==> flow/design.v (excerpt) <==
module top (
  input  logic        clk,
  input  logic        rst_n,
  input  logic [15:0] setpoint,
  input  logic [15:0] feedback,
  input  logic [15:0] Kp,
  input  logic [15:0] Ki,
  input  logic [15:0] Kd,
  input  logic [15:0] clk_prescaler,
  output logic [15:0] control_signal
);
For scale: roughly 65 flip-flops, ~17,000 um2 of cells after synthesis.
==> flow/config.mk <==
export PLATFORM = sky130hd
export DESIGN_NAME = top
export DESIGN_NICKNAME = top
export VERILOG_FILES = /design/flow/design.v
export SDC_FILE = /design/flow/constraint.sdc
export NUM_CORES = 4
export LEC_CHECK = 0
export CAP_MARGIN = 20
export CELL_PAD_IN_SITES_DETAIL_PLACEMENT = 0
export CELL_PAD_IN_SITES_GLOBAL_PLACEMENT = 0
export CORE_MARGIN = 2
export CORE_UTILIZATION = 72
export CTS_CLUSTER_DIAMETER = 29
export CTS_CLUSTER_SIZE = 37
export GPL_ROUTABILITY_DRIVEN = 1
export MIN_ROUTING_LAYER = met1
export PLACE_DENSITY_LB_ADDON = 0.28
export SLEW_MARGIN = 10
export TNS_END_PERCENT = 5
==> flow/constraint.sdc <==
create_clock -name core_clock -period 6.75 [get_ports {clk}]
set_input_delay 1.3500 -clock core_clock [delete_from_list [all_inputs] [get_ports {clk}]]
set_output_delay 1.3500 -clock core_clock [all_outputs]
set_load 0.01 [all_outputs]
run.sh (not shown) runs the stock make flow with config.mk's settings and CLKGATE_MAP_FILE=.
The first run completed and failed the layout checks on negative setup slack.
Rerun with:
CORE_UTILIZATION = 66   (was 72)
CTS_CLUSTER_SIZE = not set   (was 37)
PLACE_DENSITY_LB_ADDON = not set   (was 0.28)
TNS_END_PERCENT = not set   (was 5)
clock period = 10.0 ns   (was 6.75 ns; I/O delays follow)
Result:
- The changed run finished but failed the layout checks on negative setup slack
- count of clock-buffer cells in the layout stays the same
- register-to-register slack improves by 3.4 ns
- design area fell by 3.3%
- die size went up by 8.8%
Rerun with:
CELL_PAD_IN_SITES_DETAIL_PLACEMENT = not set   (was 0)
CELL_PAD_IN_SITES_GLOBAL_PLACEMENT = not set   (was 0)
CORE_UTILIZATION = 40   (was 66)
CTS_CLUSTER_DIAMETER = not set   (was 29)
GPL_ROUTABILITY_DRIVEN = not set   (was 1)
MIN_ROUTING_LAYER = not set   (was met1)
SLEW_MARGIN = 20   (was 10)
clock period = 8.22 ns   (was 10.0 ns; I/O delays follow)
What happened: The new run completed and failed the layout checks on negative setup slack. Global-route usage falls by 12 points. Worst hold slack gets worse by 0.0044 ns. Final area climbs by 5.7%. Clock skew hardly moves. Clock-buffer cell count went down by 1. Setup slack gets worse by 1.5 ns. First-iteration DRC count fell by 9.2%. Via count is lower by 1.5%. Area after synthesis stays the same.
Rerun with:
CORE_UTILIZATION = 65   (was 40)
TNS_END_PERCENT = 5   (was not set)
clock period = 10.2 ns   (was 8.22 ns; I/O delays follow)
The new run finished but failed the layout checks on negative setup slack.
Routed wire length is lower by 7.5%.
Final area is lower by 6.2%.
Global-route usage is higher by 12 points.
Worst setup slack improved by 1.6 ns.
Rerun with:
CORE_UTILIZATION = 13   (was 65)
TNS_END_PERCENT = not set   (was 5)
clock period = 13.6 ns   (was 10.2 ns; I/O delays follow)
The changed run completed with no timing, DRC or antenna violations.
Critical path depth rises by 4.
Non-clock buffer count falls by 86.
Setup slack gains 1.4 ns.
Core utilization falls by 62 points.
First-iteration DRC count falls by 21%.
Rerun with:
CAP_MARGIN = 10   (was 20)
CORE_UTILIZATION = 40   (was 13)
CTS_CLUSTER_SIZE = 82   (was not set)
After rerunning: The new run completed without violations. Clock-buffer cell count stays the same. Worst setup slack got worse by 0.094 ns. Global-route usage went up by 13 points. Cell area went down by a little under a tenth.

* * *

The RTL this note starts from:
==> flow/design.v <==
`timescale 1ns / 1ps
module pid_controller(
    input  logic        clk,
    input  logic        rst_n,
    input  logic [15:0] setpoint,
    input  logic [15:0] feedback,
    input  logic [15:0] Kp,
    input  logic [15:0] Ki,
    input  logic [15:0] Kd,
    input  logic [15:0] clk_prescaler,
    output logic [15:0] control_signal
);
    logic signed [16:0]  error_s;         
    logic signed [16:0]  prev_error_s;
    logic signed [31:0]  integral_s;      
    logic signed [31:0]  derivative_s;
    logic [15:0] clk_divider;
    logic        sampling_flag;
    logic signed [31:0] kp_mul, ki_mul;
    logic signed [31:0] kd_mul;
    logic signed [31:0] control_calc;
    always_ff @(posedge clk or negedge rst_n) begin
        if (!rst_n) begin
            clk_divider    <= 16'h0000;
            sampling_flag  <= 1'b0;
        end else if (clk_divider == clk_prescaler) begin
            clk_divider    <= 16'h0000;
            sampling_flag  <= 1'b1;
        end else begin
            clk_divider    <= clk_divider + 16'd1;
            sampling_flag  <= 1'b0;
        end
    end
    always_comb begin
        error_s = $signed({1'b0, setpoint}) - $signed({1'b0, feedback});
        kp_mul = $signed({1'b0, Kp}) * error_s;
        ki_mul = $signed({1'b0, Ki}) * error_s;
        kd_mul = $signed({1'b0, Kd}) * (error_s - prev_error_s);
        control_calc = kp_mul + integral_s + kd_mul;
    end
    always_ff @(posedge clk or negedge rst_n) begin
        if (!rst_n) begin
            prev_error_s   <= '0;
            integral_s     <= '0;
            derivative_s   <= '0;
            control_signal <= 16'h0000;
        end else if (sampling_flag) begin
            integral_s   <= integral_s + ki_mul;
            derivative_s <= kd_mul;
            control_signal <= control_calc[15:0];
            prev_error_s <= error_s;
        end
    end
endmodule
`timescale 1ns/1ps
module top (
  input  logic        clk,
  input  logic        rst_n,
  input  logic [15:0] setpoint,
  input  logic [15:0] feedback,
  input  logic [15:0] Kp,
  input  logic [15:0] Ki,
  input  logic [15:0] Kd,
  input  logic [15:0] clk_prescaler,
  output logic [15:0] control_signal
);
  pid_controller u_dut (
    .clk(clk),
    .rst_n(rst_n),
    .setpoint(setpoint),
    .feedback(feedback),
    .Kp(Kp),
    .Ki(Ki),
    .Kd(Kd),
    .clk_prescaler(clk_prescaler),
    .control_signal(control_signal)
  );
endmodule
==> flow/config.mk <==
export PLATFORM = sky130hd
export DESIGN_NAME = top
export DESIGN_NICKNAME = top
export VERILOG_FILES = /design/flow/design.v
export SDC_FILE = /design/flow/constraint.sdc
export NUM_CORES = 4
export LEC_CHECK = 0
export CAP_MARGIN = 15
export CORE_MARGIN = 2
export CORE_UTILIZATION = 68
export CTS_CLUSTER_SIZE = 21
export SETUP_SLACK_MARGIN = 1.38
export SLEW_MARGIN = 20
export TNS_END_PERCENT = 5
==> flow/constraint.sdc <==
create_clock -name core_clock -period 5.3 [get_ports {clk}]
set_input_delay 1.0600 -clock core_clock [delete_from_list [all_inputs] [get_ports {clk}]]
set_output_delay 1.0600 -clock core_clock [all_outputs]
set_load 0.01 [all_outputs]
The first run finished but fails on negative setup slack.
Then changed:
==> flow/config.mk (replaced) <==
export PLATFORM = sky130hd
export DESIGN_NAME = top
export DESIGN_NICKNAME = top
export VERILOG_FILES = /design/flow/design.v
export SDC_FILE = /design/flow/constraint.sdc
export NUM_CORES = 4
export LEC_CHECK = 0
export CAP_MARGIN = 20
export CORE_MARGIN = 2
export CORE_UTILIZATION = 61
export CTS_CLUSTER_SIZE = 100
export SLEW_MARGIN = 20
==> flow/constraint.sdc (replaced) <==
create_clock -name core_clock -period 13.6 [get_ports {clk}]
set_input_delay 2.7200 -clock core_clock [delete_from_list [all_inputs] [get_ports {clk}]]
set_output_delay 2.7200 -clock core_clock [all_outputs]
set_load 0.01 [all_outputs]
This time the run completed with no timing, DRC or antenna violations.
Sequential share of layout area came out higher by 0.87 points.
Routed wire length fell by 15%.
Area after synthesis does not change.
Count of clock-buffer cells in the layout is unchanged.
Die size went up by about 11%.
Global-route usage falls by 7.8 points.
Cell area went down by about 10%.
Via count shrinks by 10%.
Then changed:
==> flow/config.mk (replaced) <==
export PLATFORM = sky130hd
export DESIGN_NAME = top
export DESIGN_NICKNAME = top
export VERILOG_FILES = /design/flow/design.v
export SDC_FILE = /design/flow/constraint.sdc
export NUM_CORES = 4
export LEC_CHECK = 0
export CAP_MARGIN = 10
export CELL_PAD_IN_SITES_DETAIL_PLACEMENT = 2
export CORE_ASPECT_RATIO = 1.74
export CORE_MARGIN = 10
export CORE_UTILIZATION = 40
export CTS_CLUSTER_SIZE = 82
export GPL_ROUTABILITY_DRIVEN = 0
export GPL_TIMING_DRIVEN = 0
export HOLD_SLACK_MARGIN = 0.15
export MAX_ROUTING_LAYER = met4
export SLEW_MARGIN = 20
=> The changed run finished but fails on max-capacitance violations, max-slew violations, negative setup slack. Wire length rose to 2.5 times its value. Setup slack loses 1.4 ns.
Then changed:
--- a/flow/config.mk
+++ b/flow/config.mk
@@ -7,10 +7,8 @@
 export LEC_CHECK = 0
 export CAP_MARGIN = 10
-export CELL_PAD_IN_SITES_DETAIL_PLACEMENT = 2
 export CORE_ASPECT_RATIO = 1.74
 export CORE_MARGIN = 10
 export CORE_UTILIZATION = 40
 export CTS_CLUSTER_SIZE = 82
-export GPL_ROUTABILITY_DRIVEN = 0
 export GPL_TIMING_DRIVEN = 0
 export HOLD_SLACK_MARGIN = 0.15
The changed run went through all stages and came out clean.
Cell count came out lower slightly.
Core utilization went down by 1.5 points.
Synthesized area stays the same.
Sequential share of layout area climbs by 0.26 points.
Global-route usage decreases by 14 points.
Non-clock buffer count came out lower by 24.
Critical path depth rose by 5.
Final area fell by a few percent.
Hold slack is worse by 0.018 ns.

* * *

## job 6442
Starts from the design.v that is shown in full above.
clock: 10.9 ns
lec_check: 0
abc_area: 1
cap_margin: 40
cell_pad_in_sites_global_placement: 2
core_aspect_ratio: 1.57
core_margin: 10
core_utilization: 40
cts_cluster_diameter: 165
cts_cluster_size: 26
gpl_routability_driven: 0
gpl_timing_driven: 0
max_routing_layer: met4
min_routing_layer: met1
place_density_lb_addon: 0.15
setup_slack_margin: 0.78
slew_margin: 0
tns_end_percent: 45
Job 6442: full flow OK, the timing, design-rule and antenna checks passed
### job 6442 -> job 4516
Settings: TNS_END_PERCENT removed (was 45); CTS_CLUSTER_DIAMETER changed from 165 to 340; SETUP_SLACK_MARGIN changed from 0.78 to -0.51; MIN_ROUTING_LAYER removed (was met1); CAP_MARGIN changed from 40 to 20; MAX_ROUTING_LAYER removed (was met4); SLEW_MARGIN changed from 0 to 20; CORE_MARGIN changed from 10 to 2; CORE_ASPECT_RATIO removed (was 1.57); GPL_TIMING_DRIVEN removed (was 0); CTS_CLUSTER_SIZE changed from 26 to 47; PLACE_DENSITY_LB_ADDON removed (was 0.15); GPL_ROUTABILITY_DRIVEN removed (was 0); the clock period (ns, I/O delays scaled along) changed from 10.9 to 12.5.
--- outcome ---
Delta(final critical-path share of the clock period, job 4516 - job 6442) < 0
Job 4516 against job 6442: floorplan core density saw an increase; utilization saw a decrease; setup slack saw an increase; design area saw a decrease.
Run comparison: job 6442 top layer reached by signal wires met4; job 4516 top layer reached by signal wires met5
Changes in job 449 relative to job 4516:
Settings: changing SETUP_SLACK_MARGIN from -0.51 to -0.21; changing SLEW_MARGIN from 20 to 0; setting GPL_ROUTABILITY_DRIVEN to 0 for the first time; changing CELL_PAD_IN_SITES_GLOBAL_PLACEMENT from 2 to 1; setting CORE_ASPECT_RATIO to 0.5 for the first time; setting TNS_END_PERCENT to 10 for the first time; setting PLACE_DENSITY to 0.78 for the first time; changing CTS_CLUSTER_DIAMETER from 340 to 329; changing CTS_CLUSTER_SIZE from 47 to 100.
Results
Diff job 4516 -> job 449 | clock latency on the worst-skew pair | decrease of 40 ps. Required time at the worst-slack endpoint for job 449 is lower than for job 4516. Compared job 449 vs job 4516, and maximum frequency is down in job 449. [diff] minimum clock period, job 449 relative to job 4516: regression. Compared to job 4516, job 449 has worst slack at placement 90 ps lower. On wire length: between job 4516 and job 449, it ends up higher for job 4516. | sequential share of layout area | job 4516 vs job 449 | ≈ equal |. Going from job 4516 to job 449, die height shrank by more than a quarter. The setup slack of the critical path after layout in job 449 was lower than what job 4516 gave.
Inputs modified between job 449 and job 9522:
Settings: CORE_ASPECT_RATIO: 0.5 -> unset; SETUP_SLACK_MARGIN: -0.21 -> unset; TNS_END_PERCENT: 10 -> unset; CTS_CLUSTER_DIAMETER: 329 -> unset; ABC_AREA: 1 -> unset; CELL_PAD_IN_SITES_GLOBAL_PLACEMENT: 1 -> unset; PLACE_DENSITY: 0.78 -> unset; GPL_ROUTABILITY_DRIVEN: 0 -> unset; SLEW_MARGIN: 0 -> 20; CTS_CLUSTER_SIZE: 100 -> unset; the clock period (ns, I/O delays scaled along): 12.5 -> 12.2.
--- outcome ---
When job 9522 is set beside job 449, its total cell area reported by yosys after synthesis turns out to be 1000 sq um smaller. Re met1 layer wirelength in the final routing: job 449 was higher than job 9522. Sort job 9522 and job 449 by count of antenna diodes in the layout desc -> top: job 9522. Summary of job 9522 over job 449: share of the yosys chip area belonging to registers saw an increase, insertion delay of the later-clocked pin in the worst-skew pair saw little to no change, final cell count saw a decrease. Job 9522 vs. job 449: estimated wirelength of the detail-placed design lost 19%, final-stage net count lost 483.
